== v6 ==
## tpumac
module tpumac
 #(parameter BITS_AB=8,
   parameter BITS_C=16)
  (
   input clk, rst_n, WrEn, en,
   input signed [BITS_AB-1:0] Ain,
   input signed [BITS_AB-1:0] Bin,
   input signed [BITS_C-1:0] Cin,
   output reg signed [BITS_AB-1:0] Aout,
   output reg signed [BITS_AB-1:0] Bout,
   output reg signed [BITS_C-1:0] Cout
  );
  reg signed [BITS_C-1:0] Mult;
  reg [BITS_C-1:0] Adder, CMux;
  assign Mult = Ain * Bin;
  assign Adder = Mult + Cout;
  assign CMux = WrEn ? Cin : Adder;
  always@(posedge clk, negedge rst_n) begin
	if (!rst_n) begin
		Aout <= '0;
		Bout <= '0;
		Cout <= '0;
	end
	else if (en) begin
		Aout <= Ain;
		Bout <= Bin;
		Cout <= CMux;
	end
  end
endmodule
export LEC_CHECK = 0
export ABC_AREA = 1
export CAP_MARGIN = 20
export CORE_MARGIN = 2
export CORE_UTILIZATION = 62
export CTS_CLUSTER_SIZE = 99
export SLEW_MARGIN = 20
export TNS_END_PERCENT = 10
create_clock -name core_clock -period 2.89 [get_ports {clk}]
run.sh (not shown) runs the stock make flow with config.mk's settings and CLKGATE_MAP_FILE=.
Layout checks on v6: not met. Flow itself completed; violations: setup timing.
For v7, these inputs were changed with respect to v6:
Settings: setting CTS_CLUSTER_DIAMETER to 27 for the first time; removing TNS_END_PERCENT (formerly 10); removing ABC_AREA (formerly 1); changing CORE_UTILIZATION from 62 to 63; removing CTS_CLUSTER_SIZE (formerly 99); changing the clock period (ns, I/O delays scaled along) from 2.89 to 4.95.
Results
v7 ended up with a higher average size of a mapped cell than v6 did. Each of v7 and v6 falls short of a clean finish. The flow completed for v6, but it is not clean: the layout still shows setup timing. Going from v6 to v7, first-pass GRT wire length shows a reduction of 18%; tally of clock buffers in the finished layout now larger. Changes observed in v7 relative to v6: worst endpoint data arrival time up 0.46 ns. Looking at final routed wirelength across all metal layers across both flows, v7 is the stronger of the two, with v6 trailing. Worst hold path stage count: v7 < v6. When v7 is measured against v6, its post-synthesis to final-layout area growth turns out 0.66 points higher.

* * *

Setup of v32:
Starting RTL as in the previous note.
Settings: LEC_CHECK=0, CAP_MARGIN=20, CORE_MARGIN=2, CORE_UTILIZATION=66, CTS_CLUSTER_DIAMETER=38, CTS_CLUSTER_SIZE=69, HOLD_SLACK_MARGIN=-0.08, SLEW_MARGIN=20; clock period 4.92 ns.
Ran to the end and failed final checks on negative setup slack: v32.
What v45 does differently from v32 at the input level:
# v32
export LEC_CHECK = 0
export CAP_MARGIN = 20
export CORE_MARGIN = 2
export CORE_UTILIZATION = 66
export CTS_CLUSTER_DIAMETER = 38
export CTS_CLUSTER_SIZE = 69
export HOLD_SLACK_MARGIN = -0.08
export SLEW_MARGIN = 20
create_clock -name core_clock -period 4.92 [get_ports {clk}]
# v45
export LEC_CHECK = 0
export CAP_MARGIN = 20
export CORE_MARGIN = 2
export CORE_UTILIZATION = 30
export CTS_CLUSTER_DIAMETER = 297
export SLEW_MARGIN = 20
create_clock -name core_clock -period 3.67 [get_ports {clk}]
Notes after the runs:
- [v45] flow finished | final checks: failed | reasons: negative setup slack
- v45 vs. v32: utilization after layout shrank by 47 points; post-detailed-routing wire length has decreased.
- In the tables for v32 and v45, row count reads higher with v45.
- Share of the final layout cell area in sequential cells in v45 is 0.94 points below v32.
- Filler cell count in the final layout: higher on v45
For v10, these inputs were changed with respect to v45:
# v45
export LEC_CHECK = 0
export CAP_MARGIN = 20
export CORE_MARGIN = 2
export CORE_UTILIZATION = 30
export CTS_CLUSTER_DIAMETER = 297
export SLEW_MARGIN = 20
create_clock -name core_clock -period 3.67 [get_ports {clk}]
# v10
export LEC_CHECK = 0
export ABC_AREA = 1
export CAP_MARGIN = 20
export CORE_MARGIN = 2
export CORE_UTILIZATION = 30
export CTS_CLUSTER_DIAMETER = 297
export CTS_CLUSTER_SIZE = 95
export SETUP_SLACK_MARGIN = 1.05
export SLEW_MARGIN = 20
create_clock -name core_clock -period 3.67 [get_ports {clk}]
[flow] v10 | stages: complete | final checks: fail | reason: negative setup slack
Summary of v10 over v45: number of multi-input combinational cells in the layout now larger; yosys-reported design area after synthesis climbed 290 um^2; worst setup slack went up by 160 ps; headroom to the max-slew limit went down 12 points.
v10 against v45: post-layout minimum cycle time shrank by 160 ps, register-to-register setup slack climbed 160 ps, netlist area before placement has increased.
In v10 the final hold slack turned out 32 ps lower than in v45.

* * *

run 1:
Starting RTL as in the previous note.
clock: 5.2 ns
lec_check: 0
abc_area: 1
cap_margin: 20
core_aspect_ratio: 0.52
core_margin: 10
core_utilization: 40
cts_cluster_size: 34
gpl_routability_driven: 1
hold_slack_margin: 0.19
place_density_lb_addon: 0.12
slew_margin: 20
tns_end_percent: 60
Per the final summary, run 1 finished and its layout is clean on timing, DRC and antenna.
The following lists how run 2 was set up differently from run 1:
==> flow/config.mk <==
export PLATFORM = sky130hd
export DESIGN_NAME = tpumac
export DESIGN_NICKNAME = tpumac
export VERILOG_FILES = /design/flow/design.v
export SDC_FILE = /design/flow/constraint.sdc
export NUM_CORES = 4
export LEC_CHECK = 0
export CAP_MARGIN = 20
export CORE_MARGIN = 2
export CORE_UTILIZATION = 40
export PLACE_DENSITY = 0.95
export SETUP_SLACK_MARGIN = -0.26
export SLEW_MARGIN = 20
export TNS_END_PERCENT = 10
Layout checks on run 2: not met. Flow itself completed; violations: setup timing.
Taking run 1 as the reference, in run 2 count of clock-net buffers in the final layout now larger, post-route non-filler standard cell count went down by 171, cell count after synthesis -159, slack of the worst reg-to-reg path fell by 0.34 ns.
For run 2, the worst setup path endpoint was Cout[15], unlike run 1, where it was Cout[11].
Diff run 1 -> run 2 | worst-case setup margin in the final layout | decrease of 0.25 ns
Setup changes, run 2 to run 3
diff --git a/flow/config.mk b/flow/config.mk
--- a/flow/config.mk
+++ b/flow/config.mk
@@ -10,5 +10,5 @@
 export CORE_UTILIZATION = 40
-export PLACE_DENSITY = 0.95
-export SETUP_SLACK_MARGIN = -0.26
+export PLACE_DENSITY_LB_ADDON = 0.09
+export SETUP_SLACK_MARGIN = -0.24
 export SLEW_MARGIN = 20
-export TNS_END_PERCENT = 10
+export TNS_END_PERCENT = 5
Findings:
[flow] run 3 | stages: complete | final checks: fail | reason: setup timing. Comparing run 2 and run 3, transition time of the tightest slew-check pin is lower on run 3. In run 3 the number of design-rule violations left by the first detailed-router iteration turned out 64% lower than in run 2. Relative to run 2, the layout overhead on the synthesized area of run 3 is lower by 2.3 points. Run 3 vs run 2, beginning of the critical path: Ain[2] vs Bin[5]. Critical path depth sits lower in run 3 than in run 2. In the flow results for run 2 and run 3, the wire length of the first global-routing pass is larger on run 2.
Setup changes, run 3 to run 4
diff --git a/flow/config.mk b/flow/config.mk
--- a/flow/config.mk
+++ b/flow/config.mk
@@ -9,5 +9,5 @@
 export CORE_MARGIN = 2
-export CORE_UTILIZATION = 40
-export PLACE_DENSITY_LB_ADDON = 0.09
-export SETUP_SLACK_MARGIN = -0.24
+export CORE_UTILIZATION = 72
+export CTS_CLUSTER_DIAMETER = 27
+export PLACE_DENSITY_LB_ADDON = 0.27
 export SLEW_MARGIN = 20
### Flow results
Run 4 did not make it past global routing, where a tool error ended it. On xor and xnor fraction of the mapped netlist area, run 3 tracks run 4 almost exactly. Re count of hold-fix buffers inserted at cts: no difference whatsoever between run 4 and run 3. Looking only at effective utilization at floorplan, and setting everything else aside, the higher value of run 4 and run 3 goes to run 4. Going from run 3 to run 4, number of cell rows shrank by more than a quarter. Delta (run 4 minus run 3): cell total after placement went down; worst slack at placement now smaller.
